==> run a <==
## conv_mac
module conv_mac (
    input         clk,
    input         rst,           
    input         in_valid,
    input  [31:0] OperandA,      
    input  [31:0] OperandB,      
    input  [7:0]  kernel_size,
    output        out_valid,
    output [31:0] result
);
wire        acc_en;
wire [31:0] mult_result;
floating_Mult multiplier(
    .clk(clk),
    .rst(rst),
    .OperandA(OperandA),
    .OperandB(OperandB),
    .in_valid(in_valid),
    .zero_exponent(),
    .Exception(),
    .NaN(),
    .out_valid(acc_en),
    .out(mult_result)
);
Accumulator accumulator(
    .clk(clk),
    .rst(rst),
    .IN1(mult_result),
    .in_valid(acc_en),
    .Accumulator(result),
    .output_valid(out_valid),
    .kernel_size(kernel_size)
);
endmodule
==> flow/config.mk <==
export PLATFORM = sky130hd
export DESIGN_NAME = conv_mac
export DESIGN_NICKNAME = conv_mac
export VERILOG_FILES = /design/flow/design.v
export SDC_FILE = /design/flow/constraint.sdc
export NUM_CORES = 4
export LEC_CHECK = 0
export ABC_AREA = 1
export CAP_MARGIN = 35
export CELL_PAD_IN_SITES_GLOBAL_PLACEMENT = 3
export CORE_ASPECT_RATIO = 1.71
export CORE_MARGIN = 10
export CORE_UTILIZATION = 40
export GPL_ROUTABILITY_DRIVEN = 0
export GPL_TIMING_DRIVEN = 1
export PLACE_DENSITY_LB_ADDON = 0.27
export SLEW_MARGIN = 20
export TNS_END_PERCENT = 25
==> flow/constraint.sdc <==
create_clock -name core_clock -period 33.9 [get_ports {clk}]
set_input_delay 6.7800 -clock core_clock [delete_from_list [all_inputs] [get_ports {clk}]]
set_output_delay 6.7800 -clock core_clock [all_outputs]
set_load 0.01 [all_outputs]
run.sh (not shown) runs the stock make flow with config.mk's settings and CLKGATE_MAP_FILE=.
==> inputs of run b, as changes to run a <==
==> flow/config.mk (replaced) <==
export PLATFORM = sky130hd
export DESIGN_NAME = conv_mac
export DESIGN_NICKNAME = conv_mac
export VERILOG_FILES = /design/flow/design.v
export SDC_FILE = /design/flow/constraint.sdc
export NUM_CORES = 4
export LEC_CHECK = 0
export CAP_MARGIN = 20
export CORE_MARGIN = 2
export CORE_UTILIZATION = 40
export SLEW_MARGIN = 20
==> flow/constraint.sdc (replaced) <==
create_clock -name core_clock -period 44.0 [get_ports {clk}]
set_input_delay 8.8000 -clock core_clock [delete_from_list [all_inputs] [get_ports {clk}]]
set_output_delay 8.8000 -clock core_clock [all_outputs]
set_load 0.01 [all_outputs]
==> inputs of run c, as changes to run a <==
==> flow/config.mk (replaced) <==
export PLATFORM = sky130hd
export DESIGN_NAME = conv_mac
export DESIGN_NICKNAME = conv_mac
export VERILOG_FILES = /design/flow/design.v
export SDC_FILE = /design/flow/constraint.sdc
export NUM_CORES = 4
export LEC_CHECK = 0
export ABC_AREA = 1
export CAP_MARGIN = 20
export CORE_MARGIN = 2
export CORE_UTILIZATION = 72
export CTS_CLUSTER_DIAMETER = 215
export CTS_CLUSTER_SIZE = 60
export PLACE_DENSITY = 0.35
export SETUP_SLACK_MARGIN = 2.44
export SLEW_MARGIN = 20
==> flow/constraint.sdc (replaced) <==
create_clock -name core_clock -period 37.4 [get_ports {clk}]
set_input_delay 7.4800 -clock core_clock [delete_from_list [all_inputs] [get_ports {clk}]]
set_output_delay 7.4800 -clock core_clock [all_outputs]
set_load 0.01 [all_outputs]
==> inputs of run d, as changes to run a <==
==> flow/config.mk (replaced) <==
export PLATFORM = sky130hd
export DESIGN_NAME = conv_mac
export DESIGN_NICKNAME = conv_mac
export VERILOG_FILES = /design/flow/design.v
export SDC_FILE = /design/flow/constraint.sdc
export NUM_CORES = 4
export LEC_CHECK = 0
export CAP_MARGIN = 20
export CORE_MARGIN = 2
export CORE_UTILIZATION = 66
export CTS_CLUSTER_SIZE = 60
export SLEW_MARGIN = 20
==> flow/constraint.sdc (replaced) <==
create_clock -name core_clock -period 37.4 [get_ports {clk}]
set_input_delay 7.4800 -clock core_clock [delete_from_list [all_inputs] [get_ports {clk}]]
set_output_delay 7.4800 -clock core_clock [all_outputs]
set_load 0.01 [all_outputs]
==> impl_metrics.env <==
# physical design summary
export IMPL_error_line="[ERROR FLW-0024] Place density exceeds 1.0 (current PLACE_DENSITY_LB_ADDON =  0.27). Please check if the value of  PLACE_DENSITY_LB_ADDON is between 0 and 0.99."
export IMPL_haltStage="global placement without I/O"
export IMPL_outcome="aborted with a tool error"
export IMPL_ys_cells=7272
Source of the figures above: run a

==> impl_metrics.env <==
# physical design summary
export IMPL_rrSetupSlack_ns=14.94
export IMPL_synthArstFlopShare_pct=100
export IMPL_ys_cells=5809
export IMPL_seq_cell_share_pct=2.57
export IMPL_outcome="timing/DRC/antenna clean"
export IMPL_report_final_slew_viol_count=0
Source of the figures above: run d

==> impl_metrics.env <==
# physical design summary
export IMPL_outcome="timing/DRC/antenna clean"
export IMPL_crit_type="primary input to flop"
export IMPL_comb_cells=4705
export IMPL_synthArstFlopShare_pct=100
export IMPL_ys_cells=5809
Source of the figures above: run b

==> impl_metrics.env <==
# physical design summary
export IMPL_ys_cells=7272
export IMPL_busiest_layer="met2"
export IMPL_error_line="[ERROR GRT-0232] Routing congestion too high. Check the congestion heatmap in the GUI."
export IMPL_haltStage="global routing"
export IMPL_outcome="aborted with a tool error"
Source of the figures above: run c


* * *

==> run R: inputs <==
==> flow/design.v <==
module floating_Mult(
    input               clk, 
    input               rst,
    input       [31:0]  OperandA,
    input       [31:0]  OperandB,
    input               in_valid,
    output              zero_exponent,  
    output              Exception,  
    output              NaN,  
    output reg          out_valid,
    output reg  [31:0]  out
);
    reg sign_out;
    reg normalize;  
    reg [7:0] Exponent_out;
    reg [22:0] Mantissa_out;
    reg [23:0] OperandA_reg, OperandB_reg;  
    reg [47:0] Mantissa_product;
    localparam BIAS = 127;
    always @(*) begin
        out = 32'b0;
        out_valid = 1'b0;
        sign_out = 1'b0;
        normalize = 1'b0;
        Exponent_out = 8'b0;
        Mantissa_out = 23'b0;
        OperandA_reg = 24'b0;
        OperandB_reg = 24'b0;
        Mantissa_product = 48'b0;
        if(~rst) begin
            out = 32'b0;
            out_valid = 1'b0;
        end
        else if(in_valid) begin 
            sign_out = OperandA[31] ^ OperandB[31];
       		OperandA_reg = (|OperandA[30:23]) ? {1'b1, OperandA[22:0]} : {1'b0, OperandA[22:0]};
            OperandB_reg = (|OperandB[30:23]) ? {1'b1, OperandB[22:0]} : {1'b0, OperandB[22:0]};
            Mantissa_product = OperandA_reg * OperandB_reg;
            normalize = Mantissa_product[47];  
            if(~normalize && ~zero_exponent) begin
      			Mantissa_product = Mantissa_product << 1 ;
      			Mantissa_out = Mantissa_product[46:24] + Mantissa_product[23] ;  
      			normalize = Mantissa_product[47];
      			Exponent_out = (OperandA[30:23] + OperandB[30:23] - BIAS);
    		end
  			else begin
  				Mantissa_out = Mantissa_product [46:24];  
  				Exponent_out = (OperandA[30:23] + OperandB[30:23] - BIAS) + normalize;
  			end
            if (zero_exponent) begin
                out = 32'b0;
                out_valid = 1'b1;
            end
            else if(NaN) begin
                out = {sign_out,8'b1111_1111, 23'b111_1111_1111_1111_1111_1111};
                out_valid = 1'b1;
            end
            else if(Exception) begin
                out = {sign_out,8'b1111_1111,23'b0};
                out_valid = 1'b1;
            end
            else if (normalize) begin
                out = {sign_out, Exponent_out, Mantissa_out};
                out_valid = 1'b1;
            end
        end
        else begin  
            out = 32'b0;
            out_valid = 1'b0;
        end
    end
    assign Exception = ( ( (&OperandA[30:23]) && (OperandA[22:0] == 0) )   || ( (&OperandB[30:23]) && (OperandB[22:0] == 0) ) ) ? 1'b1 : 1'b0;
    assign zero_exponent = ((OperandA[30:23] == 0) | (OperandB[30:23] == 0)) ? 1'b1 : 1'b0;
    assign NaN =( ( (OperandA[30:23] == 8'b1111_1111) && (OperandA [22:0] != 23'b0) ) || ( (OperandB[30:23] == 8'b1111_1111) && (OperandB [22:0] != 23'b0) ) ) ? 1 : 0; 
endmodule
module Adder(
    input               clk,
    input               rst,
    input       [31:0]  OperandA,
    input       [31:0]  OperandB,
    input               in_valid,
    output              Exception,  
    output              zero_exponent,
    output              NaN,
    output reg out_valid,
output reg [31:0] out
    );
reg signA;
reg [23:0] mantissaA;
reg [7:0] expA;
reg signB;
reg [23:0] mantissaB;
reg [7:0] expB, expB_new;
reg [24:0] mantissa_sum;
reg [23:0] mantissaB_shift;
reg sign_out;
reg [7:0] exp_out;
reg [22:0] mantissa_out;
reg [8:0] Diff_exponent;  
integer norm_i;
always @(*) begin
    out = 32'b0;
    out_valid = 1'b0;
    expB_new = 8'b0;
    mantissa_sum = 25'b0;
    mantissaB_shift = 24'b0;
    sign_out = 1'b0;
    exp_out = 8'b0;
    mantissa_out = 23'b0;
    Diff_exponent = 9'b0;
    signA = OperandA [31];
    expA = OperandA [30:23];
    mantissaA = (|OperandA[30:23]) ? {1'b1, OperandA[22:0]} : {1'b0, OperandA[22:0]};
    signB = OperandB [31];
    expB = OperandB [30:23];
    mantissaB = (|OperandB[30:23]) ? {1'b1, OperandB[22:0]} : {1'b0, OperandB[22:0]};
    if (~rst) begin
        out = 32'b0;
        out_valid = 1'b0;
    end
    else if(in_valid) begin
       if (expA < expB) begin
            {signA, expA, mantissaA, signB, expB, mantissaB} = {signB, expB, mantissaB, signA, expA, mantissaA};
        end
        Diff_exponent = expA - expB ;
        expB_new = expB + Diff_exponent ;
        mantissaB_shift = (Diff_exponent > 0) ? mantissaB >> Diff_exponent : mantissaB ;
        exp_out = expA;
        if(signA == signB) begin
            mantissa_sum = mantissaA + mantissaB_shift;
            sign_out = signA;
        end
        else begin
        if(mantissaA >= mantissaB_shift) begin
            mantissa_sum = mantissaA - mantissaB_shift;
            sign_out = signA;
        end
        else begin
            mantissa_sum = mantissaB_shift - mantissaA;
            sign_out = signB ;
        end
        end
        if(mantissa_sum[24]) begin
            mantissa_sum = mantissa_sum >> 1;  
            exp_out = exp_out + 1 ;
        end 
        for (norm_i = 0; norm_i < 24; norm_i = norm_i + 1)
            if (~ mantissa_sum[23] & (|mantissa_sum) )
            begin
            mantissa_sum = mantissa_sum << 1;
            exp_out = exp_out - 1;
            end
        mantissa_out = mantissa_sum[22:0];
         if(NaN) begin
            out = {sign_out,8'b1111_1111, 23'b111_1111_1111_1111_1111_1111};
            out_valid = 1'b1;
        end
        else if(Exception) begin
            out = {sign_out,8'b1111_1111,23'b0};
            out_valid = 1'b1;
        end
        else begin
            out = {sign_out, exp_out, mantissa_out};
            out_valid = 1'b1;
        end
    end
    else begin
        out_valid = 1'b0;
    end
end
assign NaN =( ( (OperandA[30:23] == 8'b1111_1111) && (OperandA [22:0] != 23'b0) ) || ( (OperandB[30:23] == 8'b1111_1111) && (OperandB [22:0] != 23'b0) ) ) ? 1 : 0;
assign Exception = ( ( (&OperandA[30:23]) && (OperandA[22:0] == 0) )   || ( (&OperandB[30:23]) && (OperandB[22:0] == 0) ) ) ? 1'b1 : 1'b0;
endmodule 
module Accumulator(
    input               clk, 
    input               rst,
    input    [31:0]     IN1,
    input               in_valid,
    input [7:0]         kernel_size,
    output reg [31:0]   Accumulator,
    output reg              output_valid
    );
wire [31:0] out;
wire [15:0] counter_tmp;
reg  [15:0] counter ;
assign counter_tmp = kernel_size*kernel_size;
always @(posedge clk or negedge rst) begin
    if(~rst) begin
        Accumulator <= 0;
        output_valid <= 0;
        counter <= 0;
    end
    else if (in_valid) begin
      counter <= counter + 1 ;
        if (counter == counter_tmp-1)
          begin
            counter <= 0;
            output_valid <= 1;
            Accumulator <= (counter == 0) ? IN1 : out;  
          end
        else if (counter == 0)begin
          Accumulator <= IN1;  
          output_valid <= 0;
        end
       else
         begin
        Accumulator <= out;
        output_valid <= 0;
         end
    end
    else begin
      Accumulator <= Accumulator;  
      output_valid <= 0;
      end
end
        Adder add_inst(
            .clk(clk),
            .rst(rst),
            .OperandA(IN1),
            .OperandB(Accumulator),
            .in_valid(in_valid),
            .Exception(),
            .zero_exponent(),
            .NaN(),
            .out_valid(),
            .out(out)
        );
endmodule 
module conv_mac (
    input         clk,
    input         rst,           
    input         in_valid,
    input  [31:0] OperandA,      
    input  [31:0] OperandB,      
    input  [7:0]  kernel_size,
    output        out_valid,
    output [31:0] result
);
wire        acc_en;
wire [31:0] mult_result;
floating_Mult multiplier(
    .clk(clk),
    .rst(rst),
    .OperandA(OperandA),
    .OperandB(OperandB),
    .in_valid(in_valid),
    .zero_exponent(),
    .Exception(),
    .NaN(),
    .out_valid(acc_en),
    .out(mult_result)
);
Accumulator accumulator(
    .clk(clk),
    .rst(rst),
    .IN1(mult_result),
    .in_valid(acc_en),
    .Accumulator(result),
    .output_valid(out_valid),
    .kernel_size(kernel_size)
);
endmodule
==> flow/run.sh <==
#!/bin/bash
# the make line also repeats each setting of config.mk as NAME=value (left out here)
make -C /OpenROAD-flow-scripts/flow DESIGN_CONFIG=/design/flow/config.mk WORK_HOME=/design/flow/orfs CLKGATE_MAP_FILE= finish
==> flow/config.mk <==
export PLATFORM = sky130hd
export DESIGN_NAME = conv_mac
export DESIGN_NICKNAME = conv_mac
export VERILOG_FILES = /design/flow/design.v
export SDC_FILE = /design/flow/constraint.sdc
export NUM_CORES = 4
export LEC_CHECK = 0
export ABC_AREA = 1
export CAP_MARGIN = 15
export CORE_MARGIN = 2
export CORE_UTILIZATION = 72
export CTS_CLUSTER_DIAMETER = 238
export CTS_CLUSTER_SIZE = 99
export PLACE_DENSITY = 0.43
export SETUP_SLACK_MARGIN = 3.23
export SLEW_MARGIN = 20
export TNS_END_PERCENT = 10
==> flow/constraint.sdc <==
create_clock -name core_clock -period 25.1 [get_ports {clk}]
set_input_delay 5.0200 -clock core_clock [delete_from_list [all_inputs] [get_ports {clk}]]
set_output_delay 5.0200 -clock core_clock [all_outputs]
set_load 0.01 [all_outputs]
==> inputs of run G, as changes to run R <==
CAP_MARGIN = 0   (was 15)
CORE_ASPECT_RATIO = 0.52   (was default)
CORE_UTILIZATION = 49   (was 72)
CTS_CLUSTER_DIAMETER = 320   (was 238)
CTS_CLUSTER_SIZE = 100   (was 99)
PLACE_DENSITY = default   (was 0.43)
SETUP_SLACK_MARGIN = default   (was 3.23)
TNS_END_PERCENT = 5   (was 10)
==> flow/constraint.sdc (replaced) <==
create_clock -name core_clock -period 44.0 [get_ports {clk}]
set_input_delay 8.8000 -clock core_clock [delete_from_list [all_inputs] [get_ports {clk}]]
set_output_delay 8.8000 -clock core_clock [all_outputs]
set_load 0.01 [all_outputs]
==> qor summary <==
item                                                                                      run R                     run G
Result of the run                                                     aborted with a tool error   complete, no violations
Failing step                                                     clock tree synthesis (4_1_cts)                         -
Vertical die size                                                                        252 µm                    221 µm
Cell area after technology mapping                                                   0.0442 mm²                0.0442 mm²
Post-Place Setup Slack                                                                -10.60 ns                   1.07 ns
Placement row count                                                                          90                        79
Total placed instance area                                                           0.0576 mm²                0.0467 mm²
Number of distinct library cells after synthesis                                             67                        67
Fp util                                                                                   73.0%                     49.4%
DP HPWL                                                                               167000 µm                 152000 µm
Dominant cell by count in the synthesized netlist                      sky130_fd_sc_hd__nand2_1  sky130_fd_sc_hd__nand2_1
Area fraction in and, or, nand and nor cells                                              35.6%                     35.6%
Standard cell core area                                                              0.0606 mm²                0.0895 mm²
Synth Seq Share                                                                           2.77%                     2.77%
Overall die area                                                                     0.0634 mm²                0.0928 mm²
# Cells Yosys                                                                              7272                      7272
Most frequently used flop master after synthesis                       sky130_fd_sc_hd__dfrtp_1  sky130_fd_sc_hd__dfrtp_1
AND-OR/OR-AND share of the synthesized area                                               8.18%                     8.18%
Die extent in x                                                                          252 µm                    421 µm
Last weighted congestion value of the routability-driven placer                            1.14                      1.13
Ys async rst share                                                                         100%                      100%
Number of ports placed on the die boundary                                                  108                       108
Number of placed instances, taps included                                                  9378                      8482
PortBufs                                                                                    107                       107
Syn avg cell area                                                                      6.08 µm²                  6.08 µm²
